File: flow/config.mk
export PLATFORM = sky130hd
export DESIGN_NAME = mac
export DESIGN_NICKNAME = mac
export VERILOG_FILES = /design/flow/design.v
export SDC_FILE = /design/flow/constraint.sdc
export NUM_CORES = 4
export LEC_CHECK = 0
export CAP_MARGIN = 20
export CELL_PAD_IN_SITES_DETAIL_PLACEMENT = 2
export CORE_ASPECT_RATIO = 1.06
export CORE_MARGIN = 2
export CORE_UTILIZATION = 35
export CTS_CLUSTER_SIZE = 69
export GPL_ROUTABILITY_DRIVEN = 0
export PLACE_DENSITY = 0.71
export SLEW_MARGIN = 35
File: flow/constraint.sdc
create_clock -name core_clock -period 6.15 [get_ports {clk}]
set_input_delay 1.2300 -clock core_clock [delete_from_list [all_inputs] [get_ports {clk}]]
set_output_delay 1.2300 -clock core_clock [all_outputs]
set_load 0.01 [all_outputs]
File: flow/design.v
`timescale 1ns / 1ps
module multiplier (
    input  wire        clk,
    input  wire        rst,      
    input  wire [31:0] x,        
    input  wire [31:0] y,        
    input  wire        start,    
    output reg  [63:0] z,        
    output wire        busy      
  );
  localparam IDLE = 1'b0;
  localparam CALC = 1'b1;
  reg        state;
  reg [5:0]  count;
  reg [31:0] M;
  reg [64:0] P;
  reg        busy_r;
  assign busy = busy_r;
  wire [31:0] A = P[64:33];
  wire [1:0]  booth_bits = P[1:0];
  wire [31:0] add_sub_val = (booth_bits == 2'b01) ? M :
       (booth_bits == 2'b10) ? (~M + 1'b1) : 32'd0;
  wire [31:0] next_A = A + add_sub_val;
  wire [64:0] next_P = {next_A[31], next_A, P[32:1]};
  always @(posedge clk or posedge rst)
  begin
    if (rst)
    begin
      state  <= IDLE;
      count  <= 6'd0;
      M      <= 32'd0;
      P      <= 65'd0;
      z      <= 64'd0;
      busy_r <= 1'b0;
    end
    else
    begin
      case (state)
        IDLE:
        begin
          if (start)
          begin
            M      <= x;
            P      <= {32'd0, y, 1'b0};
            count  <= 6'd0;
            busy_r <= 1'b1;
            state  <= CALC;
          end
        end
        CALC:
        begin
          P <= next_P;
          count <= count + 1'b1;
          if (count == 6'd31)
          begin
            state  <= IDLE;
            z      <= next_P[64:1];
            busy_r <= 1'b0;
          end
        end
      endcase
    end
  end
endmodule
`timescale 1ns / 1ps
module mac (
    input  wire        clk,
    input  wire        rst,
    input  wire [31:0] x,
    input  wire [31:0] y,
    input  wire        start,
    output wire [31:0] z,
    output wire        busy
  );
  wire        busy0;
  wire        busy1;
  wire        busy2;
  wire        busy3;
  wire [31:0] x0 = {{24{x[ 7]}}, x[ 7: 0]};
  wire [31:0] x1 = {{24{x[15]}}, x[15: 8]};
  wire [31:0] x2 = {{24{x[23]}}, x[23:16]};
  wire [31:0] x3 = {{24{x[31]}}, x[31:24]};
  wire [31:0] y0 = {{24{y[ 7]}}, y[ 7: 0]};
  wire [31:0] y1 = {{24{y[15]}}, y[15: 8]};
  wire [31:0] y2 = {{24{y[23]}}, y[23:16]};
  wire [31:0] y3 = {{24{y[31]}}, y[31:24]};
  wire [63:0] result0;
  wire [63:0] result1;
  wire [63:0] result2;
  wire [63:0] result3;
  assign busy = busy0 | busy1 | busy2 | busy3;
  assign z    = result0[31:0] + result1[31:0] + result2[31:0] + result3[31:0];
  multiplier U_mul0 (
               .clk    (clk),
               .rst    (rst),
               .x      (x0),
               .y      (y0),
               .start  (start),
               .z      (result0),
               .busy   (busy0)
             );
  multiplier U_mul1 (
               .clk    (clk),
               .rst    (rst),
               .x      (x1),
               .y      (y1),
               .start  (start),
               .z      (result1),
               .busy   (busy1)
             );
  multiplier U_mul2 (
               .clk    (clk),
               .rst    (rst),
               .x      (x2),
               .y      (y2),
               .start  (start),
               .z      (result2),
               .busy   (busy2)
             );
  multiplier U_mul3 (
               .clk    (clk),
               .rst    (rst),
               .x      (x3),
               .y      (y3),
               .start  (start),
               .z      (result3),
               .busy   (busy3)
             );
endmodule
File: flow/run.sh
#!/bin/bash
# the make line also repeats each setting of config.mk as NAME=value (left out here)
make -C /OpenROAD-flow-scripts/flow DESIGN_CONFIG=/design/flow/config.mk WORK_HOME=/design/flow/orfs CLKGATE_MAP_FILE= finish
==> run summary, run 1 <==
Cell row count = 108
Syn_area_per_cell = 8.76 um2
Design Area, Final = 33100 um2
Clk_skew = 61.3 ps
Fraction of registers with async set/reset = 100%
Synth warnings = 1
H-Tree Depth = 2
Vias in the first global route = 32800
Unique cell types = 84
Worst r2r src = U_mul0.M[0]
Post-synthesis cell area = 28800 um2
DP Worst Slack = -212 ps
Chip area = 84600 um2
Top-Level Pins = 100
Dominant comb cell = AND-OR/OR-AND gates
Yosys stat chip area = 28800 um2
Post-Route WL = 177000 um
Synth area leader = dfrtp_1
Die Width = 283 um
RR Endpoint = U_mul0.P[60]
Area grow syn2layout = 15.0%
Final Util = 40.5%
Setup crit end kind = flop
Largest delay share family, worst path = AND-OR/OR-AND gates
Sequential fraction of the synthesis area = 38.9%
First-pass GRT wire length = 235000 um
Vias per cell = 6.99
Worst setup path start = U_mul0.M[0]
Kind of start point of the critical path = flop
Number of enable flip-flop cells = 0
Post-DRT Antenna Nets = 0
GRT Util Overall = 37.7%
Biggest fanout along the worst timing path = 6
Post-synth regs = 448
Worst path max stage delay = 1280 ps
Pre-antenna DRT Iters = 9
Layout check faults = capacitance limit, slew limit, setup timing
Post-route DRC = 0
Fp util = 35.2%
Total CTS buffers = 53
Clock Tree Buf Depth = 3
Commonest flop = dfrtp_1
Maximum clock rate = 148 MHz
Number of warnings in the stage logs = 55
Initial antenna violation count = 28
Latency at later pin = 710 ps
Nets at Floorplan = 3631
Crit path depth = 15
HPWL Detailed = 88500 um
CTS tree = yes
Yosys cell count = 3287
Crit Path Class = reg -> reg
Simple share = 14.6%
Worst-Margin Slew = 1850 ps
XOR Share, Synth = 4.50%
HP Class = reg -> reg
FF-to-FF path depth = 15
Initial DRC Count = 4140
Multiplexer share = 2.79%
Remaining Overflow, GRT = 0
Fin crit period = 6740 ps
Placed instance area = 30800 um2
PnR worst setup slack = -585 ps
Setup slack, reg-to-reg = -590 ps
Vias = 31400
Critical hold path startpoint = U_mul1.P[56]
Final Hold Vio Count = 0
WHS Endpoint = U_mul1.P[56]
Syn Inst Count = 3287
Most common cell in the netlist = nand2_1
Post-synthesis adder-cell area fraction = 13.8%
Port Buffers = 99
Status = complete, but fails checks
Top cells, area = dfrtp_1 (39%), ha_1 (9.2%), nand2_1 (8.2%)
Setup Viol. Count Final = 33
And-or/or-and share of the synthesized area = 20.5%
Pin count of the biggest net entering global routing = 158
Hold_buf cts = 0
Maximum capacitance violations = 3
WL per Instance = 39.6 um
Top cell by count, worst path = ha_1
Root Buffer = clkbuf_16
Fin. max-slew vios = 8
Worst Path Required = 6580 ps
TritonCTS Sinks = 448
Final TNS setup = -8450 ps
Slew margin rel. = -24.0%
Cycle use final = 110%
Crit path to = U_mul0.P[60]
Buf/Inv on CP = 1
Final #Nets = 3667
WP data arrival = 7160 ps
Crit path cell chain = inv_1 > ha_1 > nand4bb_1 > nor2_1 > nand2_1 > ha_1 > o21ai_0 > ha_1 > a21o_1 > a21oi_1 > o221ai_1 > a21oi_1 > o2111ai_1 > o31a_1 > o21ai_0
Most frequent cells after synthesis = nand2_1 (632), dfrtp_1 (448), o21ai_0 (445)
Hold Crit Depth = 2
Slowest-stage cell, CP = o21ai_0
RSZ-0062 raised after global routing = true
Core box area = 81800 um2
Die Ht = 299 um
Post-synth top area share = 38.9%
Clk pin slew, worst setup/hold paths = 90 ps
## what timing repair did
item,CTS,global route
pin swaps,11,27
gates resized,41,50
setup buffers,3,16
endpoints found under the setup margin,18,35
## cell type report
type | instances | area, um2
Clock buffer | 72 | 1470
Fill cell | 8702 | 48600
Multi-Input combinational cell | 2458 | 16500
Tap cell | 1100 | 1380
Clock inverter | 26 | 368
Timing Repair Buffer | 144 | 1360
Sequential cell | 448 | 11200
Antenna cell | 18 | 45.0
Inverter | 218 | 830
## stage by stage
stage,instances,hold slack (ps)
2_1_floorplan,3287,445
3_3_place_gp,4348,467
3_5_place_dp,4348,483
4_1_cts,4449,509
5_1_grt,4470,536
6_report,4484,503
## routing by layer
metal  wire (um)  global-route usage (%)  share of wire [%]
met1       58500                    42.5                 33
met5         258                       0               0.15
met3       21400                    11.4                 12
met2       77000                    59.8                 43
met4       20400                    28.8                 11
==> inputs of run 2 (changes only) <==
- CELL_PAD_IN_SITES_DETAIL_PLACEMENT: 2 -> 0
- CORE_ASPECT_RATIO: 1.06 -> default
- CORE_MARGIN: 2 -> 3
- CORE_UTILIZATION: 35 -> 65
- CTS_CLUSTER_DIAMETER: default -> 195
- CTS_CLUSTER_SIZE: 69 -> 12
- GPL_ROUTABILITY_DRIVEN: 0 -> default
- GPL_TIMING_DRIVEN: default -> 1
- PLACE_DENSITY: 0.71 -> default
- SLEW_MARGIN: 35 -> 5
- clock period: 6.15 -> 4.69 ns (I/O delays scaled with it)
==> run summary, run 2 <==
Status = complete, but fails checks
Layout check faults = setup timing
Post-synth top area share = 38.9%
First-pass GRT wire length = 119000 um
XOR Share, Synth = 4.50%
Post-route DRC = 0
CTS tree = yes
Chip area = 46900 um2
Commonest flop = dfrtp_1
Setup slack, reg-to-reg = 170 ps
Top-Level Pins = 100
TritonCTS Sinks = 448
Port Buffers = 99
Setup crit end kind = primary output
Kind of start point of the critical path = flop
Gpl congestion = 0.938
H-Tree Depth = 2
GRT Util Overall = 30.6%
Vias = 24200
Post-synth regs = 448
Buf/Inv on CP = 3
Syn Inst Count = 3287
WL per Instance = 18.0 um
Die Ht = 216 um
WP data arrival = 4470 ps
Final #Nets = 3754
Hold Crit Depth = 2
Fin crit period = 5400 ps
Unique cell types = 84
Fp util = 66.3%
Top cells, area = dfrtp_1 (39%), ha_1 (9.2%), nand2_1 (8.2%)
Layout fillers = 3166
Multiplexer share = 2.79%
Simple share = 14.6%
Initial DRC Count = 2135
Clk pin slew, worst setup/hold paths = 60 ps
Final Hold Vio Count = 0
Hold_buf cts = 0
RR Endpoint = U_mul3.P[58]
Vias in the first global route = 24000
Cycle use final = 115%
Number of enable flip-flop cells = 0
Biggest fanout along the worst timing path = 3
Vias per cell = 6.04
Largest delay share family, worst path = AND-OR/OR-AND gates
Worst path max stage delay = 500 ps
Pin count of the biggest net entering global routing = 145
Post-synthesis adder-cell area fraction = 13.8%
Nets at Floorplan = 3631
Maximum capacitance violations = 0
Cell row count = 76
Latency at later pin = 590 ps
Yosys cell count = 3287
Crit path depth = 16
Crit path to = z[29]
Crit path cell chain = inv_2 > fa_1 > fa_1 > inv_1 > ha_2 > fa_2 > a21oi_2 > o21bai_2 > a211oi_2 > o31ai_4 > a21oi_2 > o21bai_2 > a31o_4 > a221oi_4 > xnor2_1 > buf_2
WHS Endpoint = U_mul1.P[52]
Total CTS buffers = 43
Critical hold path startpoint = U_mul1.P[52]
Core box area = 43500 um2
Pre-antenna DRT Iters = 6
Post-Route WL = 71800 um
DP Worst Slack = -868 ps
Yosys stat chip area = 28800 um2
And-or/or-and share of the synthesized area = 20.5%
Slowest-stage cell, CP = fa_1
Fraction of registers with async set/reset = 100%
PnR worst setup slack = -714 ps
Worst r2r src = U_mul3.M[4]
Sequential fraction of the synthesis area = 38.9%
Most frequent cells after synthesis = nand2_1 (632), dfrtp_1 (448), o21ai_0 (445)
Clock Tree Buf Depth = 3
Final Util = 75.1%
Crit Path Class = reg -> out
# diodes = 0
Remaining Overflow, GRT = 0
Most common cell in the netlist = nand2_1
Setup Viol. Count Final = 21
Worst Path Required = 3750 ps
Worst setup path start = U_mul0.z[1]
Synth area leader = dfrtp_1
Die Width = 216 um
Slew margin rel. = 22.4%
Worst-Margin Slew = 1160 ps
Number of warnings in the stage logs = 51
Area grow syn2layout = 13.4%
Post-synthesis cell area = 28800 um2
FF-to-FF path depth = 15
Syn_area_per_cell = 8.76 um2
HP Class = reg -> reg
Dominant comb cell = AND-OR/OR-AND gates
Maximum clock rate = 185 MHz
Clk_skew = 22.1 ps
Synth warnings = 1
Post-DRT Antenna Nets = 0
HPWL Detailed = 49500 um
RSZ-0062 raised after global routing = true
Initial antenna violation count = 0
Root Buffer = clkbuf_16
Fin. max-slew vios = 0
[run 2: area by class of cell]
class,count,area (um2),share of cell area (%)
clock buffer,48,1120,3.42
clock inverter,3,33.8,0.103
inverter,218,825,2.53
multi-input combinational,2458,16600,50.9
sequential,448,11200,34.4
tap,585,732,2.24
timing repair buffer,241,2100,6.43
[run 2: what timing repair did]
action | in CTS | in global routing
resized | 176 | 34
buffers inserted | 15 | 13
pin swaps | 46 | 30
setup endpoints to repair | 26 | 30
[run 2: per-layer routing]
layer	track usage, %	routed length [um]
met2	52.6	35200
met1	40.5	31300
met3	4.29	3280
met4	9.37	2110
met5	0	0
[run 2: stage by stage]
| stage | instances | instance area (um2) | setup TNS [ps] | hold WS, ps |
|---|---|---|---|---|
| 3_3_place_gp | 3925 | 30900 | -7990 | 463 |
| 3_5_place_dp | 3925 | 30900 | -9160 | 479 |
| 4_1_cts | 3989 | 32400 | -7000 | 489 |
| 5_1_grt | 4001 | 32700 | -11690 | 522 |
| 6_report | 4001 | 32700 | -9030 | 488 |
| 2_1_floorplan | 3287 | 28800 | -1032710 | 445 |
==> inputs of run 3 (changes only) <==
- CELL_PAD_IN_SITES_DETAIL_PLACEMENT: 0 -> default
- CORE_ASPECT_RATIO: default -> 1.44
- CORE_MARGIN: 3 -> 5
- CORE_UTILIZATION: 65 -> 40
- CTS_CLUSTER_DIAMETER: 195 -> default
- CTS_CLUSTER_SIZE: 12 -> 99
- GPL_TIMING_DRIVEN: 1 -> 0
- MAX_ROUTING_LAYER: default -> met5
- PLACE_DENSITY_LB_ADDON: default -> 0.27
- SETUP_SLACK_MARGIN: default -> 1.24
- clock period: 4.69 -> 5.54 ns (I/O delays scaled with it)
==> run summary, run 3 <==
Kind of start point of the critical path = flop
Worst Path Required = 4430 ps
First-pass GRT wire length = 131000 um
Fin. max-slew vios = 0
Latency at later pin = 610 ps
Commonest flop = dfrtp_1
Port Buffers = 98
Post-synth regs = 448
Yosys cell count = 3287
Clock Tree Buf Depth = 3
Vias in the first global route = 24200
Post-synthesis adder-cell area fraction = 13.8%
Worst path max stage delay = 510 ps
# diodes = 0
Design Area, Final = 34000 um2
Worst setup path start = U_mul1.z[1]
Initial DRC Count = 1354
Die Width = 234 um
Pre-antenna DRT Iters = 5
WL per Instance = 18.4 um
And-or/or-and share of the synthesized area = 20.5%
FF-to-FF path depth = 16
Unique cell types = 84
Worst-Margin Slew = 1130 ps
Setup crit end kind = primary output
Setup Viol. Count Final = 1
WP data arrival = 4450 ps
Crit Path Class = reg -> out
Placed instance area = 31300 um2
Top cells, area = dfrtp_1 (39%), ha_1 (9.2%), nand2_1 (8.2%)
HP Class = reg -> reg
Dominant comb cell = AND-OR/OR-AND gates
Post-Route WL = 82900 um
Post-synthesis cell area = 28800 um2
Crit path cell chain = inv_2 > fa_1 > fa_1 > inv_2 > ha_4 > fa_2 > a21oi_2 > o21bai_4 > a211oi_4 > o31ai_4 > a21oi_2 > o21bai_2 > a31o_4 > a221oi_2 > xnor2_1 > buf_2
Fin crit period = 5560 ps
Most common cell in the netlist = nand2_1
Pin count of the biggest net entering global routing = 39
TritonCTS Sinks = 448
Clk_skew = 18.2 ps
Remaining Overflow, GRT = 0
Chip area = 77500 um2
H-Tree Depth = 2
Slew margin rel. = 24.8%
RR Endpoint = U_mul3.P[57]
Final #Nets = 3847
Simple share = 14.6%
Maximum capacitance violations = 0
Clk pin slew, worst setup/hold paths = 60 ps
Final Hold Vio Count = 0
HPWL Detailed = 62500 um
Vias per cell = 5.36
Root Buffer = clkbuf_16
Gpl congestion = 0.886
Most frequent cells after synthesis = nand2_1 (632), dfrtp_1 (448), o21ai_0 (445)
Sequential fraction of the synthesis area = 38.9%
PnR worst setup slack = -20.4 ps
Fp util = 40.2%
Fraction of registers with async set/reset = 100%
Yosys stat chip area = 28800 um2
Number of warnings in the stage logs = 45
Syn_area_per_cell = 8.76 um2
Hold_buf cts = 0
Core box area = 71600 um2
Crit path depth = 16
Largest delay share family, worst path = AND-OR/OR-AND gates
Status = complete, but fails checks
Biggest fanout along the worst timing path = 3
Initial antenna violation count = 0
Buf/Inv on CP = 3
Post-DRT Antenna Nets = 0
Worst r2r src = U_mul3.M[4]
Post-route DRC = 0
Setup slack, reg-to-reg = 1400 ps
Number of enable flip-flop cells = 0
Vias = 24100
Layout check faults = setup timing
Hold Crit Depth = 1
Total CTS buffers = 49
Area grow syn2layout = 18.1%
Slowest-stage cell, CP = fa_1
Cycle use final = 100%
Post-synth top area share = 38.9%
GRT Util Overall = 20.8%
WHS Endpoint = U_mul3.P[63]
Syn Inst Count = 3287
Top-Level Pins = 100
Synth warnings = 1
Nets at Floorplan = 3631
Multiplexer share = 2.79%
Maximum clock rate = 180 MHz
Crit path to = z[29]
Synth area leader = dfrtp_1
RSZ-0062 raised after global routing = true
XOR Share, Synth = 4.50%
Cell row count = 118
Die Ht = 332 um
Final Util = 47.5%
CTS tree = yes
Critical hold path startpoint = U_mul3.P[63]
==> run 3: metrics by stage <==
stage	std cells	setup slack [ps]	setup TNS, ps	hold WS (ps)
after global routing	4501	-179	-559	497
after detailed placement	4360	-265	-1040	476
after floorplan	3287	-1630	-728070	445
after global placement	4345	-5050	-2232200	469
after CTS	4468	-107	-142	484
final	4501	-20.4	-20.4	478
==> run 3: final cells by class <==
type                       instances  area, um2
timing repair buffer             165       1580
buffer                           163        636
clock buffer                      68       1430
clock inverter                    21        175
multi-input combinational       2458      17000
tap                              960       1200
sequential                       448      11200
fill                            6816      37600
inverter                         218        822
==> run 3: routing by layer <==
metal	track usage, %	vias up	wire length, um
met5	0	-	0
met2	37.3	469	42400
met3	2.89	148	3130
met1	25.2	11700	34100
met4	7.91	0	3290
li1	-	11800	-
==> run 3: repair_timing <==
action                                  4_1_cts  5_1_grt
endpoints found under the setup margin       61       63
gates resized                               198      133
setup buffers                                19       33
pin swaps                                    42       49
==> inputs of run 4 (changes only) <==
- CAP_MARGIN: 20 -> 0
- CORE_ASPECT_RATIO: 1.44 -> default
- SLEW_MARGIN: 5 -> 20
==> run summary, run 4 <==
First-pass GRT wire length = 131000 um
Crit path cell chain = inv_2 > fa_2 > fa_1 > inv_2 > ha_4 > fa_2 > a21oi_2 > o21bai_2 > a211oi_4 > o31ai_4 > a21oi_2 > o21bai_2 > a31o_4 > a221oi_4 > xnor2_1 > buf_2
Final #Nets = 3855
Number of enable flip-flop cells = 0
Placed instance area = 31400 um2
Gpl congestion = 0.883
WL per Instance = 18.1 um
TritonCTS Sinks = 448
RSZ-0062 raised after global routing = true
Clock Tree Buf Depth = 3
Cycle use final = 100%
Synth area leader = dfrtp_1
Syn_area_per_cell = 8.76 um2
Hold_buf cts = 0
Post-route DRC = 0
Most frequent cells after synthesis = nand2_1 (632), dfrtp_1 (448), o21ai_0 (445)
Total CTS buffers = 52
Commonest flop = dfrtp_1
Kind of start point of the critical path = flop
Synth warnings = 1
Critical hold path startpoint = U_mul3.P[63]
XOR Share, Synth = 4.50%
Worst r2r src = U_mul3.M[3]
Post-synth regs = 448
Buf/Inv on CP = 3
Crit path depth = 16
Vias in the first global route = 23800
Clk pin slew, worst setup/hold paths = 60 ps
Setup Viol. Count Final = 1
Final Hold Vio Count = 0
Crit Path Class = reg -> out
Worst setup path start = U_mul1.z[1]
Status = complete, but fails checks
Design Area, Final = 34400 um2
Syn Inst Count = 3287
And-or/or-and share of the synthesized area = 20.5%
# diodes = 0
Layout check faults = setup timing
Worst path max stage delay = 510 ps
HP Class = reg -> reg
Post-synthesis cell area = 28800 um2
Setup slack, reg-to-reg = 1380 ps
Vias = 24200
Die Width = 278 um
WP data arrival = 4430 ps
Fin crit period = 5540 ps
Non-filler cells, final = 4505
Placed Cells incl. Taps = 4351
Final TNS setup = -1.89 ps
Chip area = 77500 um2
Yosys stat chip area = 28800 um2
Most common cell in the netlist = nand2_1
CTS tree = yes
HPWL Detailed = 60900 um
Fraction of registers with async set/reset = 100%
Latency at later pin = 610 ps
Simple share = 14.6%
Area grow syn2layout = 19.5%
Number of warnings in the stage logs = 45
Worst-Margin Slew = 1110 ps
PnR worst setup slack = -1.89 ps
Clk_skew = 16.1 ps
Maximum capacitance violations = 0
Unique cell types = 84
Setup crit end kind = primary output
Hold_ws = 477 ps
Top cells, area = dfrtp_1 (39%), ha_1 (9.2%), nand2_1 (8.2%)
Slowest-stage cell, CP = fa_1
H-Tree Depth = 2
Pre-antenna DRT Iters = 6
Top-Level Pins = 100
RR Endpoint = U_mul3.P[57]
Fin. max-slew vios = 0
Root Buffer = clkbuf_16
Maximum clock rate = 180 MHz
Dominant comb cell = AND-OR/OR-AND gates
Initial DRC Count = 1672
Initial antenna violation count = 0
Port Buffers = 98
Core box area = 71500 um2
Hold Crit Depth = 1
Post-DRT Antenna Nets = 0
Crit path to = z[29]
Slew margin rel. = 25.7%
GRT Util Overall = 20.6%
Nets at Floorplan = 3631
FF-to-FF path depth = 15
Worst Path Required = 4430 ps
Sequential fraction of the synthesis area = 38.9%
Fp util = 40.3%
Pin count of the biggest net entering global routing = 34
Multiplexer share = 2.79%
Die Ht = 278 um
Largest delay share family, worst path = AND-OR/OR-AND gates
Cell row count = 98
Post-synth top area share = 38.9%
Vias per cell = 5.36
Remaining Overflow, GRT = 0
Biggest fanout along the worst timing path = 3
Post-synthesis adder-cell area fraction = 13.8%
Yosys cell count = 3287
WHS Endpoint = U_mul3.P[63]
Post-Route WL = 81600 um
run 4: per-layer routing:
layer	wire length, um	GRT usage, %	vias up
li1	-	-	11800
met1	37800	29.2	11700
met2	37900	33.7	512
met3	3990	2.84	97
met4	1950	5.44	0
met5	0	0	-
run 4: timing repair:
| action | 4_1_cts | 5_1_grt |
|---|---|---|
| setup buffers | 24 | 32 |
| setup endpoints to repair | 60 | 67 |
| gates resized | 212 | 114 |
| pin swaps | 44 | 46 |
run 4: area by class of cell:
cell class              instances  area, um2
clock inverters                32        465
fillers                      6719      37100
multi-input cells            2458      17000
repair buffers                170       1680
inverters                     218        822
flip-flops and latches        448      11200
plain buffers                 163        632
well taps                     950       1190
clock buffers                  66       1450
run 4: through the flow:
stage               setup WS [ps]  util [%]
floorplan                   -1630         -
finish                      -1.89      48.1
CTS                         -21.6      47.2
detailed placement           -181      43.9
global placement            -5090      43.4
global route                 -175      48.1
==> inputs of run 5 (changes only) <==
- ABC_AREA: default -> 1
- CAP_MARGIN: 0 -> 20
- CELL_PAD_IN_SITES_DETAIL_PLACEMENT: default -> 0
- CORE_MARGIN: 5 -> 2
- CORE_UTILIZATION: 40 -> 72
- CTS_CLUSTER_DIAMETER: default -> 195
- CTS_CLUSTER_SIZE: 99 -> 13
- GPL_TIMING_DRIVEN: 0 -> 1
- MAX_ROUTING_LAYER: met5 -> default
- PLACE_DENSITY_LB_ADDON: 0.27 -> 0.2
- SETUP_SLACK_MARGIN: 1.24 -> -0.26
- SLEW_MARGIN: 20 -> 40
- clock period: 5.54 -> 3.78 ns (I/O delays scaled with it)
==> run summary, run 5 <==
Status = complete, but fails checks
Layout check faults = setup timing
Final #Nets = 5115
Non-filler cells, final = 5365
FF-to-FF path depth = 20
Worst-Margin Slew = 735 ps
Post-synth regs = 448
Syn Inst Count = 4562
Commonest flop = dfrtp_1
Hold Crit Depth = 2
Slew margin rel. = 50.6%
Worst Path Required = 3020 ps
Post-synth top area share = 34.9%
Number of warnings in the stage logs = 47
Latency at later pin = 590 ps
Setup Viol. Count Final = 33
Top cells, area = dfrtp_1 (35%), nand2_1 (18%), inv_1 (9.5%)
Gpl congestion = 1.07
Core box area = 44100 um2
Slowest-stage cell, CP = fa_1
Crit path depth = 17
Chip area = 46300 um2
GRT Util Overall = 42.3%
Synth warnings = 1
Clock Tree Buf Depth = 3
Syn_area_per_cell = 7.04 um2
Most common cell in the netlist = nand2_1
WP data arrival = 3680 ps
Yosys stat chip area = 32100 um2
Multiplexer share = 0%
Initial DRC Count = 3676
Most frequent cells after synthesis = nand2_1 (1579), inv_1 (812), dfrtp_1 (448)
Total CTS buffers = 40
Crit path to = z[27]
Vias = 31800
Nets at Floorplan = 4906
Clk_skew = 24.8 ps
Critical hold path startpoint = U_mul3.P[13]
Final Hold Vio Count = 0
WL per Instance = 18.7 um
Worst r2r src = U_mul0.M[0]
RR Endpoint = U_mul0.P[62]
Largest delay share family, worst path = adder cells
Crit Path Class = reg -> out
Remaining Overflow, GRT = 0
Kind of start point of the critical path = flop
Crit path cell chain = inv_1 > fa_1 > inv_2 > fa_1 > ha_4 > nand2_2 > nand2_2 > nand2_4 > buf_6 > o21ai_4 > nand2_1 > nand2_2 > nand4_1 > nand2_1 > nand2_2 > nand2_2 > buf_6
Vias per cell = 5.93
Fin crit period = 4430 ps
Hold_ws = 478 ps
Fraction of registers with async set/reset = 100%
XOR Share, Synth = 1.06%
Fin. max-slew vios = 0
PnR worst setup slack = -652 ps
Cycle use final = 117%
Clk pin slew, worst setup/hold paths = 70 ps
Fp util = 72.8%
Post-Route WL = 100000 um
Placed Cells incl. Taps = 5304
Worst setup path start = U_mul1.z[3]
Initial antenna violation count = 1
Unique cell types = 47
Simple share = 28.5%
Post-route DRC = 0
First-pass GRT wire length = 156000 um
Top cell by count, worst path = nand2_2
Dominant comb cell = simple AND/OR/NAND/NOR gates
Port Buffers = 99
Vias in the first global route = 30300
Worst path max stage delay = 520 ps
RSZ-0062 raised after global routing = true
Die Ht = 215 um
Yosys cell count = 4562
Post-DRT Antenna Nets = 0
CTS tree = yes
TritonCTS Sinks = 448
And-or/or-and share of the synthesized area = 11.8%
Number of enable flip-flop cells = 0
HP Class = reg -> reg
Root Buffer = clkbuf_16
WHS Endpoint = U_mul3.z[11]
Hold_buf cts = 0
Maximum clock rate = 226 MHz
Buf/Inv on CP = 4
Area grow syn2layout = 14.9%
Sequential fraction of the synthesis area = 34.9%
Post-synthesis cell area = 32100 um2
Layout fillers = 2856
Pre-antenna DRT Iters = 7
H-Tree Depth = 2
Die Width = 215 um
Synth area leader = dfrtp_1
Maximum capacitance violations = 0
Cell row count = 77
Setup slack, reg-to-reg = -50 ps
Post-synthesis adder-cell area fraction = 12.3%
Pin count of the biggest net entering global routing = 116
Biggest fanout along the worst timing path = 4
Setup crit end kind = primary output
Top-Level Pins = 100
HPWL Detailed = 70200 um
==> run 5: cell type report <==
cell class                      instances  area, um2  share of cell area (%)
Multi-Input combinational cell       3177      18400                    49.9
Sequential cell                       448      11200                    30.4
Inverter                              831       3130                    8.47
Timing Repair Buffer                  273       2360                    6.41
Clock buffer                           40       1000                    2.71
Tap cell                              592        741                    2.01
Clock inverter                          3       33.8                  0.0915
Antenna cell                            1       2.50                 0.00678
==> run 5: metrics by stage <==
stage | utilization, % | setup WS, ps | area [um2] | setup TNS (ps)
2_1_floorplan | - | -3030 | 32100 | -1358850
3_3_place_gp | 78.3 | -414 | 34500 | -7240
3_5_place_dp | 78.3 | -479 | 34500 | -8580
4_1_cts | 82.2 | -552 | 36300 | -11300
5_1_grt | 83.6 | -770 | 36900 | -21350
6_report | 83.6 | -652 | 36900 | -12950
==> run 5: timing repair <==
action,in CTS,in global routing
buffers inserted,12,13
pin swaps,57,74
endpoints found under the setup margin,30,33
gates resized,278,161
==> run 5: per-layer routing <==
metal / up-vias / GRT usage (%) / part of all wire [%]
met5: - / 0 / 0
met4: 0 / 19.7 / 5.8
met3: 440 / 8.18 / 10
met2: 1867 / 66.5 / 45
met1: 14700 / 56.9 / 39
li1: 14800 / - / -
==> inputs of run 6 (changes only) <==
- CELL_PAD_IN_SITES_DETAIL_PLACEMENT: 0 -> default
- CTS_CLUSTER_DIAMETER: 195 -> default
- CTS_CLUSTER_SIZE: 13 -> 36
- GPL_TIMING_DRIVEN: 1 -> default
- SETUP_SLACK_MARGIN: -0.26 -> default
- SLEW_MARGIN: 40 -> 20
- clock period: 3.78 -> 5.66 ns (I/O delays scaled with it)
==> run summary, run 6 <==
Most common cell in the netlist = nand2_1
Final Hold Vio Count = 0
Buf/Inv on CP = 4
TritonCTS Sinks = 448
Die Width = 215 um
Latency at later pin = 610 ps
Top cells, area = dfrtp_1 (35%), nand2_1 (18%), inv_1 (9.5%)
Post-synth regs = 448
Syn_area_per_cell = 7.04 um2
Post-synth top area share = 34.9%
Chip area = 46300 um2
Clock Tree Buf Depth = 3
RSZ-0062 raised after global routing = false
Total CTS buffers = 48
Maximum clock rate = 182 MHz
Top sig layer = met4
Clk_skew = 27.9 ps
Post-synthesis cell area = 32100 um2
DP Worst Slack = 830 ps
Simple share = 28.5%
Crit path cell chain = inv_1 > fa_1 > fa_1 > inv_1 > ha_1 > fa_1 > nand2_1 > nand2_1 > nand2_2 > inv_1 > a21o_1 > nand2_1 > nand2_1 > xor2_1 > clkdlybuf4s50_1
Final #Nets = 4970
Number of enable flip-flop cells = 0
Area grow syn2layout = 9.53%
Fin. max-slew vios = 0
Worst r2r src = U_mul0.M[0]
Crit path to = z[17]
Setup Viol. Count Final = 0
Status = complete, no violations
Syn Inst Count = 4562
Slew margin rel. = 25.0%
WP data arrival = 4370 ps
RR Endpoint = U_mul0.P[63]
Synth warnings = 1
HPWL Detailed = 67600 um
Initial antenna violation count = 0
CTS tree = yes
GRT Util Overall = 40.9%
Fp util = 72.8%
Dominant comb cell = simple AND/OR/NAND/NOR gates
PnR worst setup slack = 158 ps
Post-route DRC = 0
Yosys stat chip area = 32100 um2
XOR Share, Synth = 1.06%
Post-DRT Antenna Nets = 0
Metal2 WL = 42400 um
FF-to-FF path depth = 20
Unique cell types = 47
Design Area, Final = 35200 um2
Initial DRC Count = 3395
Hold Crit Depth = 2
Remaining Overflow, GRT = 0
Post-Route WL = 94300 um
Crit Path Class = reg -> out
Fraction of registers with async set/reset = 100%
Pre-antenna DRT Iters = 8
Hold_buf cts = 0
Setup crit end kind = primary output
M1 WL = 38000 um
Number of warnings in the stage logs = 47
Placed instance area = 33500 um2
First-pass GRT wire length = 151000 um
Vias = 30600
# diodes = 0
Final TNS setup = 0 ps
Setup Fix Bufs, Post-CTS = 0
Worst path max stage delay = 610 ps
WL per Instance = 18.0 um
Worst setup path start = U_mul0.z[1]
Nets at Floorplan = 4906
Worst Path Required = 4530 ps
Metal3 WL = 9400 um
Biggest fanout along the worst timing path = 3
Clk pin slew, worst setup/hold paths = 70 ps
Worst-Margin Slew = 1120 ps
Fin crit period = 5500 ps
Top cell by count, worst path = nand2_1
And-or/or-and share of the synthesized area = 11.8%
HP Class = reg -> reg
Vias per cell = 5.82
Sequential fraction of the synthesis area = 34.9%
Setup slack, reg-to-reg = 1450 ps
Gpl congestion = 1.02
Slowest-stage cell, CP = clkdlybuf4s50_1
Maximum capacitance violations = 0
Crit path depth = 15
Top-Level Pins = 100
Largest delay share family, worst path = adder cells
Cycle use final = 97.2%
Kind of start point of the critical path = flop
Most frequent cells after synthesis = nand2_1 (1579), inv_1 (812), dfrtp_1 (448)
Yosys cell count = 4562
Die Ht = 215 um
Post-cts gate resize count = 0
Pin count of the biggest net entering global routing = 150
Layout fillers = 3130
Critical hold path startpoint = U_mul3.P[11]
Root Buffer = clkbuf_16
Cell row count = 77
H-Tree Depth = 2
Commonest flop = dfrtp_1
WHS Endpoint = U_mul3.z[9]
Multiplexer share = 0%
Post-synthesis adder-cell area fraction = 12.3%
Core box area = 44100 um2
Vias in the first global route = 29600
Synth area leader = dfrtp_1
Port Buffers = 99
-- run 6: area by class of cell --
| class | instances | area, um2 | share of cell area, % |
|---|---|---|---|
| multi-input cells | 3177 | 17200 | 49.0 |
| repair buffers | 120 | 1190 | 3.37 |
| flip-flops and latches | 448 | 11200 | 31.9 |
| clock inverters | 23 | 312 | 0.886 |
| inverters | 831 | 3120 | 8.88 |
| clock buffers | 63 | 1380 | 3.92 |
| well taps | 592 | 741 | 2.11 |
-- run 6: routing by layer --
metal	up-vias	global-route usage, %
met2	1556	64.5
met3	339	8.97
met1	14200	54.1
li1	14500	-
met4	0	19.2
met5	-	0
-- run 6: through the flow --
step,hold slack (ps),cells,util (%)
finish,477,5254,79.7
global route,503,5254,79.7
CTS,480,5254,79.7
detailed placement,465,5168,75.9
global placement,459,5168,75.9
floorplan,448,4562,-
==> inputs of run 7 (changes only) <==
- ABC_AREA: 1 -> default
- CELL_PAD_IN_SITES_DETAIL_PLACEMENT: default -> 1
- CELL_PAD_IN_SITES_GLOBAL_PLACEMENT: default -> 0
- CORE_UTILIZATION: 72 -> 43
- CTS_CLUSTER_SIZE: 36 -> 90
- GPL_ROUTABILITY_DRIVEN: default -> 0
- GPL_TIMING_DRIVEN: default -> 1
- PLACE_DENSITY_LB_ADDON: 0.2 -> 0.23
- SETUP_SLACK_MARGIN: default -> 1.55
- clock period: 5.66 -> 5.81 ns (I/O delays scaled with it)
==> run summary, run 7 <==
And-or/or-and share of the synthesized area = 20.5%
Commonest flop = dfrtp_1
Crit path cell chain = inv_2 > fa_1 > fa_1 > inv_2 > ha_4 > fa_2 > a21oi_4 > o21bai_4 > a211oi_4 > o31ai_4 > a21oi_4 > o21bai_4 > buf_6 > a31o_4 > a221oi_4 > xnor2_1 > buf_2
Fin crit period = 5820 ps
Total CTS buffers = 54
Placed instance area = 30600 um2
Pre-antenna DRT Iters = 5
WP data arrival = 4660 ps
Maximum clock rate = 172 MHz
Initial antenna violation count = 0
Maximum capacitance violations = 0
Synth area leader = dfrtp_1
Cell row count = 94
Setup slack, reg-to-reg = 1590 ps
Crit path depth = 17
Number of warnings in the stage logs = 49
Worst path max stage delay = 540 ps
PnR worst setup slack = -10.5 ps
Post-synth top area share = 38.9%
Critical hold path startpoint = U_mul1.P[54]
Remaining Overflow, GRT = 0
Vias in the first global route = 26200
Port Buffers = 99
Worst-Margin Slew = 1010 ps
Design Area, Final = 34000 um2
Post-synthesis cell area = 28800 um2
Comb. cell area = 17100 um2
Area grow syn2layout = 18.0%
Nets at Floorplan = 3631
Most common cell in the netlist = nand2_1
Yosys cell count = 3287
Crit path to = z[29]
Final Util = 51.5%
Post-synthesis adder-cell area fraction = 13.8%
Placed Cells incl. Taps = 4118
# diodes = 0
Unique cell types = 84
Setup Viol. Count Final = 1
Root Buffer = clkbuf_16
Slowest-stage cell, CP = fa_1
Die Width = 263 um
Top-Level Pins = 100
HP Class = reg -> reg
Post-route DRC = 0
Crit Path Class = reg -> out
Simple share = 14.6%
Core box area = 66000 um2
Syn Inst Count = 3287
Multiplexer share = 2.79%
Buf/Inv on CP = 4
Slew margin rel. = 32.5%
Post-Route WL = 87700 um
Flop area = 11200 um2
Biggest fanout along the worst timing path = 3
Syn_area_per_cell = 8.76 um2
Cycle use final = 100%
Clock Tree Buf Depth = 3
RR Endpoint = U_mul3.P[58]
Final #Nets = 3713
Synth warnings = 1
WL per Instance = 20.5 um
Die Ht = 263 um
Layout check faults = setup timing
FF-to-FF path depth = 16
Sequential fraction of the synthesis area = 38.9%
Fp util = 43.6%
Vias per cell = 5.73
Non-filler cells, final = 4279
Setup crit end kind = primary output
Chip area = 69100 um2
Post-DRT Antenna Nets = 0
Fin. max-slew vios = 0
Hold Crit Depth = 2
DP Worst Slack = 70.0 ps
Number of enable flip-flop cells = 0
Worst r2r src = U_mul3.M[5]
WHS Endpoint = U_mul1.P[54]
Status = complete, but fails checks
Top cells, area = dfrtp_1 (39%), ha_1 (9.2%), nand2_1 (8.2%)
RSZ-0062 raised after global routing = true
First-pass GRT wire length = 138000 um
H-Tree Depth = 2
Fraction of registers with async set/reset = 100%
GRT Util Overall = 24.3%
Dominant comb cell = AND-OR/OR-AND gates
XOR Share, Synth = 4.50%
Vias = 24500
Worst Path Required = 4650 ps
Kind of start point of the critical path = flop
Post-synth regs = 448
CTS tree = yes
Final Hold Vio Count = 0
TritonCTS Sinks = 448
Clk_skew = 26.6 ps
Yosys stat chip area = 28800 um2
Most frequent cells after synthesis = nand2_1 (632), dfrtp_1 (448), o21ai_0 (445)
Clk pin slew, worst setup/hold paths = 60 ps
Initial DRC Count = 1412
Latency at later pin = 630 ps
Largest delay share family, worst path = adder cells
Worst setup path start = U_mul0.z[1]
Pin count of the biggest net entering global routing = 144
Layout fillers = 7486
HPWL Detailed = 55900 um
run 7: repair_timing:
| item | 4_1_cts | 5_1_grt |
|---|---|---|
| gates resized | 191 | 153 |
| buffers inserted | 16 | 42 |
| hold buffers | 0 | 0 |
| setup endpoints to repair | 56 | 70 |
| pin swaps | 32 | 57 |
run 7: per-layer routing:
| layer | global-route usage [%] | vias up | routed length [um] |
|---|---|---|---|
| met5 | 0 | - | 0 |
| met3 | 3.51 | 132 | 3000 |
| met1 | 31.9 | 12500 | 38900 |
| li1 | - | 11500 | - |
| met4 | 7.64 | 0 | 2280 |
| met2 | 41.6 | 367 | 43500 |
run 7: layout make-up:
class / instances / area share [%]
multi-input combinational: 2458 / 50.4
sequential: 448 / 33.0
timing repair buffer: 189 / 4.92
clock buffer: 71 / 4.46
tap: 864 / 3.18
inverter: 218 / 2.43
clock inverter: 31 / 1.59
run 7: per-stage QoR:
step | hold WS (ps) | TNS, ps
2_1_floorplan | 445 | -631300
3_5_place_dp | 478 | 0
6_report | 490 | -10.5
5_1_grt | 523 | -563
4_1_cts | 496 | -2.98
3_3_place_gp | 471 | 0
==> inputs of run 8 (changes only) <==
- ABC_AREA: default -> 0
- CELL_PAD_IN_SITES_DETAIL_PLACEMENT: 1 -> default
- CELL_PAD_IN_SITES_GLOBAL_PLACEMENT: 0 -> default
- CORE_ASPECT_RATIO: default -> 0.5
- CORE_UTILIZATION: 43 -> 72
- CTS_CLUSTER_DIAMETER: default -> 336
- CTS_CLUSTER_SIZE: 90 -> 36
- GPL_ROUTABILITY_DRIVEN: 0 -> default
- GPL_TIMING_DRIVEN: 1 -> default
- MAX_ROUTING_LAYER: default -> met4
- PLACE_DENSITY_LB_ADDON: 0.23 -> 0.02
- SETUP_SLACK_MARGIN: 1.55 -> 1.22
- SLEW_MARGIN: 20 -> 15
- clock period: 5.81 -> 4.09 ns (I/O delays scaled with it)
==> run summary, run 8 <==
Status = did not finish
Stopped at = global routing (5_1_grt)
Top cells, area = dfrtp_1 (39%), ha_1 (9.2%), nand2_1 (8.2%)
Synth warnings = 1
Fraction of registers with async set/reset = 100%
Most common cell in the netlist = nand2_1
TritonCTS Sinks = 448
Clock Tree Buf Depth = 3
H-Tree Depth = 1
XOR Share, Synth = 4.50%
Commonest flop = dfrtp_1
Post-synthesis cell area = 28800 um2
Core box area = 39200 um2
Sequential fraction of the synthesis area = 38.9%
Number of enable flip-flop cells = 0
Multiplexer share = 2.79%
Fp util = 73.5%
Top-Level Pins = 100
Syn_area_per_cell = 8.76 um2
Yosys stat chip area = 28800 um2
Post-synth regs = 448
Total CTS buffers = 16
HPWL Detailed = 51600 um
Die Ht = 145 um
Syn Inst Count = 3287
Cell row count = 51
Most frequent cells after synthesis = nand2_1 (632), dfrtp_1 (448), o21ai_0 (445)
Chip area = 41700 um2
Post-synth top area share = 38.9%
Simple share = 14.6%
Port Buffers = 99
Root Buffer = clkbuf_16
Nets at Floorplan = 3631
Unique cell types = 84
Yosys cell count = 3287
And-or/or-and share of the synthesized area = 20.5%
Gpl congestion = 0.937
Synth area leader = dfrtp_1
Post-synthesis adder-cell area fraction = 13.8%
Dominant comb cell = AND-OR/OR-AND gates
Die Width = 287 um
Hold_buf cts = 0
run 8: metrics by stage:
stage               setup slack (ps)  util, %  cell area (um2)  std cells
detailed placement             -1120     81.8            32000       3946
floorplan                      -2790        -            29500       3287
CTS                            -1250     89.7            35100       4074
global placement               -1070     81.8            32000       3946
run 8: timing repair:
action	in CTS
resized	477
pin swaps	211
endpoints found under the hold margin	0
setup buffers	107
endpoints found under the setup margin	128
cloned	0
==> inputs of run 9 (changes only) <==
- ABC_AREA: 0 -> default
- CAP_MARGIN: 20 -> 35
- CORE_ASPECT_RATIO: 0.5 -> 1.44
- CORE_MARGIN: 2 -> 5
- CORE_UTILIZATION: 72 -> 40
- CTS_CLUSTER_DIAMETER: 336 -> default
- CTS_CLUSTER_SIZE: 36 -> 99
- GPL_TIMING_DRIVEN: default -> 0
- MAX_ROUTING_LAYER: met4 -> met5
- PLACE_DENSITY_LB_ADDON: 0.02 -> 0.27
- SETUP_SLACK_MARGIN: 1.22 -> 1.24
- SLEW_MARGIN: 15 -> 5
- clock period: 4.09 -> 5.54 ns (I/O delays scaled with it)
==> run summary, run 9 <==
Status = complete, but fails checks
Layout check faults = setup timing
Placed instance area = 31400 um2
Slowest-stage cell, CP = fa_1
Initial antenna violation count = 1
CTS tree = yes
Most common cell in the netlist = nand2_1
Cycle use final = 100%
Crit Path Class = reg -> out
Kind of start point of the critical path = flop
Largest delay share family, worst path = AND-OR/OR-AND gates
Number of warnings in the stage logs = 45
Pin count of the biggest net entering global routing = 39
H-Tree Depth = 2
Port Buffers = 98
Top cells, area = dfrtp_1 (39%), ha_1 (9.2%), nand2_1 (8.2%)
Syn Inst Count = 3287
Critical hold path startpoint = U_mul3.P[63]
WHS Endpoint = U_mul3.P[63]
Synth warnings = 1
Crit path cell chain = inv_2 > fa_1 > fa_1 > inv_2 > ha_4 > fa_2 > a21oi_4 > o21bai_4 > a211oi_4 > o31ai_4 > a21oi_2 > o21bai_2 > a31o_4 > a221oi_2 > xnor2_1 > buf_2
Post-route DRC = 0
Fin crit period = 5540 ps
Post-DRT Antenna Nets = 0
Top-Level Pins = 100
Yosys cell count = 3287
Clk_skew = 19.2 ps
Worst path max stage delay = 520 ps
Final Hold Vio Count = 0
Maximum capacitance violations = 0
Number of enable flip-flop cells = 0
Cell row count = 118
Hold_ws = 479 ps
Slew margin rel. = 36.4%
Latency at later pin = 610 ps
Clk pin slew, worst setup/hold paths = 60 ps
Worst-Margin Slew = 954 ps
RR Endpoint = U_mul3.P[57]
Biggest fanout along the worst timing path = 3
WL per Instance = 18.3 um
XOR Share, Synth = 4.50%
Core box area = 71600 um2
Setup crit end kind = primary output
Post-synth top area share = 38.9%
Commonest flop = dfrtp_1
Remaining Overflow, GRT = 0
Post-synth regs = 448
Simple share = 14.6%
GRT Util Overall = 20.8%
Setup slack, reg-to-reg = 1370 ps
Vias per cell = 5.37
Clock Tree Buf Depth = 3
And-or/or-and share of the synthesized area = 20.5%
Fin. max-slew vios = 0
Yosys stat chip area = 28800 um2
Vias = 24200
Post-synthesis adder-cell area fraction = 13.8%
Post-synthesis cell area = 28800 um2
Total CTS buffers = 49
# diodes = 0
Design Area, Final = 34100 um2
Fraction of registers with async set/reset = 100%
Unique cell types = 84
Hold Crit Depth = 1
Buf/Inv on CP = 3
Nets at Floorplan = 3631
First-pass GRT wire length = 131000 um
HPWL Detailed = 62800 um
Syn_area_per_cell = 8.76 um2
Sequential fraction of the synthesis area = 38.9%
Final #Nets = 3855
WP data arrival = 4430 ps
Area grow syn2layout = 18.5%
Worst r2r src = U_mul3.M[3]
Fp util = 40.2%
Pre-antenna DRT Iters = 5
Vias in the first global route = 24200
Crit path depth = 16
Die Ht = 332 um
Most frequent cells after synthesis = nand2_1 (632), dfrtp_1 (448), o21ai_0 (445)
Post-Route WL = 82500 um
Multiplexer share = 2.79%
HP Class = reg -> reg
FF-to-FF path depth = 15
Worst Path Required = 4430 ps
PnR worst setup slack = -0.316 ps
Dominant comb cell = AND-OR/OR-AND gates
Worst setup path start = U_mul1.z[1]
RSZ-0062 raised after global routing = true
Crit path to = z[29]
Die Width = 234 um
Root Buffer = clkbuf_16
Maximum clock rate = 180 MHz
TritonCTS Sinks = 448
Gpl congestion = 0.886
Chip area = 77500 um2
Synth area leader = dfrtp_1
Initial DRC Count = 1391
Setup Viol. Count Final = 1
-- run 9: cell type report --
cell class	instances	area [um2]
fill	6791	37500
multi-input combinational	2458	16900
sequential	448	11200
timing repair buffer	173	1660
clock buffer	70	1460
tap	960	1200
inverter	218	822
buffer	163	629
clock inverter	19	255
-- run 9: per-stage QoR --
step	cells	util, %	setup TNS, ps	setup slack, ps
final	4509	47.7	-0.316	-0.316
after global routing	4509	47.7	-889	-184
after CTS	4467	46.6	-208	-114
after detailed placement	4363	43.8	-1160	-294
after global placement	4345	43.4	-2232200	-5050
after floorplan	3287	-	-728070	-1630
-- run 9: timing repair --
| action | CTS | global route |
|---|---|---|
| setup buffers | 15 | 42 |
| resized | 170 | 153 |
| endpoints found under the setup margin | 60 | 65 |
| pin swaps | 26 | 64 |
| hold buffers | 0 | 0 |
-- run 9: metal layers --
metal | part of all wire [%] | vias up | global-route usage, %
li1 | - | 11800 | -
met4 | 3.2 | 0 | 5.75
met5 | 0 | - | 0
met3 | 3.4 | 138 | 2.11
met2 | 52 | 474 | 38.6
met1 | 41 | 11800 | 25.5
==> inputs of run 10 (changes only) <==
- ABC_AREA: default -> 1
- CAP_MARGIN: 35 -> 20
- CELL_PAD_IN_SITES_DETAIL_PLACEMENT: default -> 0
- CORE_ASPECT_RATIO: 1.44 -> default
- CORE_MARGIN: 5 -> 2
- CORE_UTILIZATION: 40 -> 72
- CTS_CLUSTER_DIAMETER: default -> 195
- CTS_CLUSTER_SIZE: 99 -> 13
- GPL_TIMING_DRIVEN: 0 -> 1
- MAX_ROUTING_LAYER: met5 -> default
- PLACE_DENSITY_LB_ADDON: 0.27 -> 0.2
- SETUP_SLACK_MARGIN: 1.24 -> -0.26
- SLEW_MARGIN: 5 -> 40
- clock period: 5.54 -> 3.91 ns (I/O delays scaled with it)
==> run summary, run 10 <==
Status = complete, but fails checks
Layout check faults = setup timing
Vias in the first global route = 30800
M2 GR Usage = 67.5%
HPWL Detailed = 71800 um
Largest delay share family, worst path = adder cells
Pre-antenna DRT Iters = 7
Dominant comb cell = simple AND/OR/NAND/NOR gates
Crit Path Class = reg -> out
Die Ht = 215 um
Clk_skew = 18.6 ps
Remaining Overflow, GRT = 0
Yosys cell count = 4562
WP data arrival = 3610 ps
Syn Inst Count = 4562
GRT Util Overall = 42.5%
TritonCTS Sinks = 448
Post-DRT Antenna Nets = 0
Port Buffers = 99
Fraction of registers with async set/reset = 100%
Placed Cells incl. Taps = 5299
RR Endpoint = U_mul0.P[49]
CTS tree = yes
Post-route DRC = 0
Kind of start point of the critical path = flop
Critical hold path startpoint = U_mul3.P[14]
Slew margin rel. = 41.3%
Vias = 31500
Number of enable flip-flop cells = 0
Pin count of the biggest net entering global routing = 84
WL per Instance = 18.4 um
And-or/or-and share of the synthesized area = 11.8%
Sequential fraction of the synthesis area = 34.9%
Slowest-stage cell, CP = fa_1
Unique cell types = 47
Post-Route WL = 98400 um
Initial DRC Count = 3899
Multiplexer share = 0%
Fin crit period = 4390 ps
GR peak layer = met2
Top cells, area = dfrtp_1 (35%), nand2_1 (18%), inv_1 (9.5%)
Synth area leader = dfrtp_1
PnR worst setup slack = -478 ps
Yosys stat chip area = 32100 um2
Fin. max-slew vios = 0
M3 GR Usage = 7.97%
Die Width = 215 um
Vias per cell = 5.88
Non-filler cells, final = 5360
Maximum clock rate = 228 MHz
Post-synthesis adder-cell area fraction = 12.3%
Number of warnings in the stage logs = 45
Biggest fanout along the worst timing path = 4
Core box area = 44100 um2
Fp util = 72.8%
XOR Share, Synth = 1.06%
Total CTS buffers = 40
FF-to-FF path depth = 21
HP Class = reg -> reg
Worst setup path start = U_mul2.z[11]
Cell row count = 77
Worst-Margin Slew = 877 ps
Worst Path Required = 3130 ps
Setup slack, reg-to-reg = 40 ps
Final Hold Vio Count = 0
RSZ-0062 raised after global routing = true
Setup crit end kind = primary output
Post-synth regs = 448
Syn_area_per_cell = 7.04 um2
# diodes = 0
First-pass GRT wire length = 157000 um
Gpl congestion = 1.04
Most common cell in the netlist = nand2_1
GR Util met1 = 57.0%
Final #Nets = 5110
Buf/Inv on CP = 4
Chip area = 46300 um2
Post-synth top area share = 34.9%
Clk pin slew, worst setup/hold paths = 70 ps
Root Buffer = clkbuf_16
Crit path to = z[20]
WHS Endpoint = U_mul3.z[12]
H-Tree Depth = 2
Cycle use final = 112%
Latency at later pin = 580 ps
Nets at Floorplan = 4906
Area grow syn2layout = 13.6%
Top-Level Pins = 100
Simple share = 28.5%
Post-synthesis cell area = 32100 um2
Crit path cell chain = inv_2 > fa_1 > fa_1 > inv_1 > ha_4 > a21oi_1 > o21a_1 > buf_4 > nand2_1 > nand2_1 > nand3_2 > xor2_2 > buf_2
Commonest flop = dfrtp_1
Clock Tree Buf Depth = 3
Most frequent cells after synthesis = nand2_1 (1579), inv_1 (812), dfrtp_1 (448)
Maximum capacitance violations = 0
Final TNS setup = -9520 ps
Initial antenna violation count = 0
Setup Viol. Count Final = 30
Synth warnings = 1
Crit path depth = 13
Worst path max stage delay = 490 ps
Hold Crit Depth = 2
Worst r2r src = U_mul0.M[0]
[run 10: area by class of cell]
class,instances,area [um2]
tap,592,741
sequential,448,11200
timing repair buffer,268,2300
multi-input combinational,3177,18100
fill,2916,7640
inverter,831,3120
clock buffer,41,1030
clock inverter,3,26.3
[run 10: what timing repair did]
action	CTS	global route
setup endpoints to repair	29	28
buffers inserted	19	10
hold buffers	0	0
resized	269	64
pin swaps	51	30
[run 10: through the flow]
| stage | cell area [um2] | setup slack (ps) | utilization (%) | hold WS (ps) |
|---|---|---|---|---|
| after floorplan | 32100 | -2930 | - | 448 |
| final | 36500 | -478 | 82.7 | 481 |
| after global placement | 34500 | -310 | 78.2 | 454 |
| after CTS | 36200 | -408 | 82.1 | 479 |
| after global routing | 36500 | -578 | 82.7 | 497 |
| after detailed placement | 34500 | -360 | 78.2 | 467 |
[run 10: layer usage]
metal / vias to the layer above / share of wire (%)
li1: 14800 / -
met1: 14700 / 40
met2: 1655 / 46
met3: 386 / 9.5
met4: 0 / 5.1
met5: - / 0
==> inputs of run 11 (changes only) <==
- ABC_AREA: 1 -> default
- CELL_PAD_IN_SITES_DETAIL_PLACEMENT: 0 -> default
- CORE_UTILIZATION: 72 -> 66
- CTS_CLUSTER_DIAMETER: 195 -> default
- CTS_CLUSTER_SIZE: 13 -> default
- GPL_TIMING_DRIVEN: 1 -> default
- PLACE_DENSITY_LB_ADDON: 0.2 -> default
- SETUP_SLACK_MARGIN: -0.26 -> 1.32
- SLEW_MARGIN: 40 -> 20
- clock period: 3.91 -> 5.12 ns (I/O delays scaled with it)
==> run summary, run 11 <==
Chip area = 45300 um2
And-or/or-and share of the synthesized area = 20.5%
GRT Util Overall = 34.1%
Critical hold path startpoint = U_mul3.P[63]
Yosys cell count = 3287
Post-DRT Antenna Nets = 0
Port Buffers = 99
Post-Route WL = 84100 um
Placed instance area = 30500 um2
First-pass GRT wire length = 125000 um
Vias in the first global route = 25000
Vias per cell = 6.37
Syn Inst Count = 3287
Number of enable flip-flop cells = 0
Dominant comb cell = AND-OR/OR-AND gates
Fin. max-slew vios = 0
Unique cell types = 84
Pin count of the biggest net entering global routing = 111
Fin crit period = 5580 ps
Hold_buf cts = 0
GR Util met1 = 43.7%
Final Hold Vio Count = 0
Post-synthesis cell area = 28800 um2
Setup Viol. Count Final = 15
Kind of start point of the critical path = flop
Core box area = 43100 um2
Worst-Margin Slew = 1180 ps
Worst Path Required = 4100 ps
Vias = 26100
Cell row count = 76
GR peak layer = met2
Worst setup path start = U_mul0.z[1]
Crit Path Class = reg -> out
# diodes = 0
Worst r2r src = U_mul2.M[2]
Most frequent cells after synthesis = nand2_1 (632), dfrtp_1 (448), o21ai_0 (445)
Post-route DRC = 0
Crit path to = z[29]
FF-to-FF path depth = 20
Slew margin rel. = 21.5%
Top-Level Pins = 100
Layout fillers = 2421
Root Buffer = clkbuf_16
Biggest fanout along the worst timing path = 3
HPWL Detailed = 48900 um
DP Worst Slack = -219 ps
Setup crit end kind = primary output
H-Tree Depth = 2
Nets at Floorplan = 3631
Yosys stat chip area = 28800 um2
Number of warnings in the stage logs = 49
Syn_area_per_cell = 8.76 um2
Synth warnings = 1
Pre-antenna DRT Iters = 9
WP data arrival = 4560 ps
Fraction of registers with async set/reset = 100%
TritonCTS Sinks = 448
HP Class = reg -> reg
Die Ht = 213 um
Final TNS setup = -4450 ps
Setup slack, reg-to-reg = 1050 ps
M3 GR Usage = 3.88%
Hold Crit Depth = 1
Top cells, area = dfrtp_1 (39%), ha_1 (9.2%), nand2_1 (8.2%)
RSZ-0062 raised after global routing = true
Maximum clock rate = 179 MHz
Maximum capacitance violations = 0
Commonest flop = dfrtp_1
Layout check faults = setup timing
Design Area, Final = 36000 um2
Die Width = 213 um
Final #Nets = 3818
Initial antenna violation count = 0
Initial DRC Count = 2624
Remaining Overflow, GRT = 0
Latency at later pin = 610 ps
Gpl congestion = 0.960
Total CTS buffers = 50
Crit path cell chain = inv_2 > fa_1 > fa_1 > inv_2 > ha_4 > fa_2 > a21oi_2 > o21bai_2 > a211oi_2 > o31ai_4 > a21oi_4 > o21bai_4 > a31o_4 > a221oi_2 > xnor2_1 > buf_2
CTS tree = yes
Clock Tree Buf Depth = 3
Post-synth top area share = 38.9%
Status = complete, but fails checks
Slowest-stage cell, CP = fa_1
Area grow syn2layout = 25.1%
Clk_skew = 21.8 ps
PnR worst setup slack = -462 ps
Cycle use final = 109%
Most common cell in the netlist = nand2_1
RR Endpoint = U_mul2.P[58]
Sequential fraction of the synthesis area = 38.9%
Simple share = 14.6%
Multiplexer share = 2.79%
Crit path depth = 16
XOR Share, Synth = 4.50%
Largest delay share family, worst path = AND-OR/OR-AND gates
Buf/Inv on CP = 3
Post-synth regs = 448
Hold_ws = 482 ps
WL per Instance = 20.5 um
Synth area leader = dfrtp_1
M2 GR Usage = 58.5%
Post-synthesis adder-cell area fraction = 13.8%
Clk pin slew, worst setup/hold paths = 60 ps
Fp util = 66.9%
WHS Endpoint = U_mul3.P[63]
Worst path max stage delay = 510 ps
[run 11: through the flow]
| stage | util [%] | std cells |
|---|---|---|
| 6_report | 83.6 | 4098 |
| 5_1_grt | 83.6 | 4098 |
| 4_1_cts | 78.8 | 4021 |
| 3_5_place_dp | 70.9 | 3855 |
| 3_3_place_gp | 70.9 | 3855 |
| 2_1_floorplan | - | 3287 |
[run 11: what timing repair did]
action | CTS | global route
pin swaps | 123 | 158
setup buffers | 75 | 77
endpoints found under the hold margin | 0 | 0
gates resized | 363 | 290
endpoints found under the setup margin | 89 | 93
cloned | 0 | 0
[run 11: per-layer routing]
| metal | wire length (um) | share of wire, % | vias up |
|---|---|---|---|
| met2 | 41700 | 50 | 1184 |
| met4 | 3970 | 4.7 | 0 |
| met1 | 33200 | 40 | 12800 |
| li1 | - | - | 11700 |
| met5 | 0 | 0 | - |
| met3 | 5140 | 6.1 | 334 |
[run 11: final cells by class]
type / count / area [um2] / area share [%]
Multi-Input combinational cell: 2458 / 18800 / 52.2
Clock buffer: 69 / 1420 / 3.95
Tap cell: 585 / 732 / 2.03
Inverter: 218 / 828 / 2.30
Sequential cell: 448 / 11200 / 31.2
Clock inverter: 22 / 368 / 1.02
Timing Repair Buffer: 298 / 2620 / 7.28
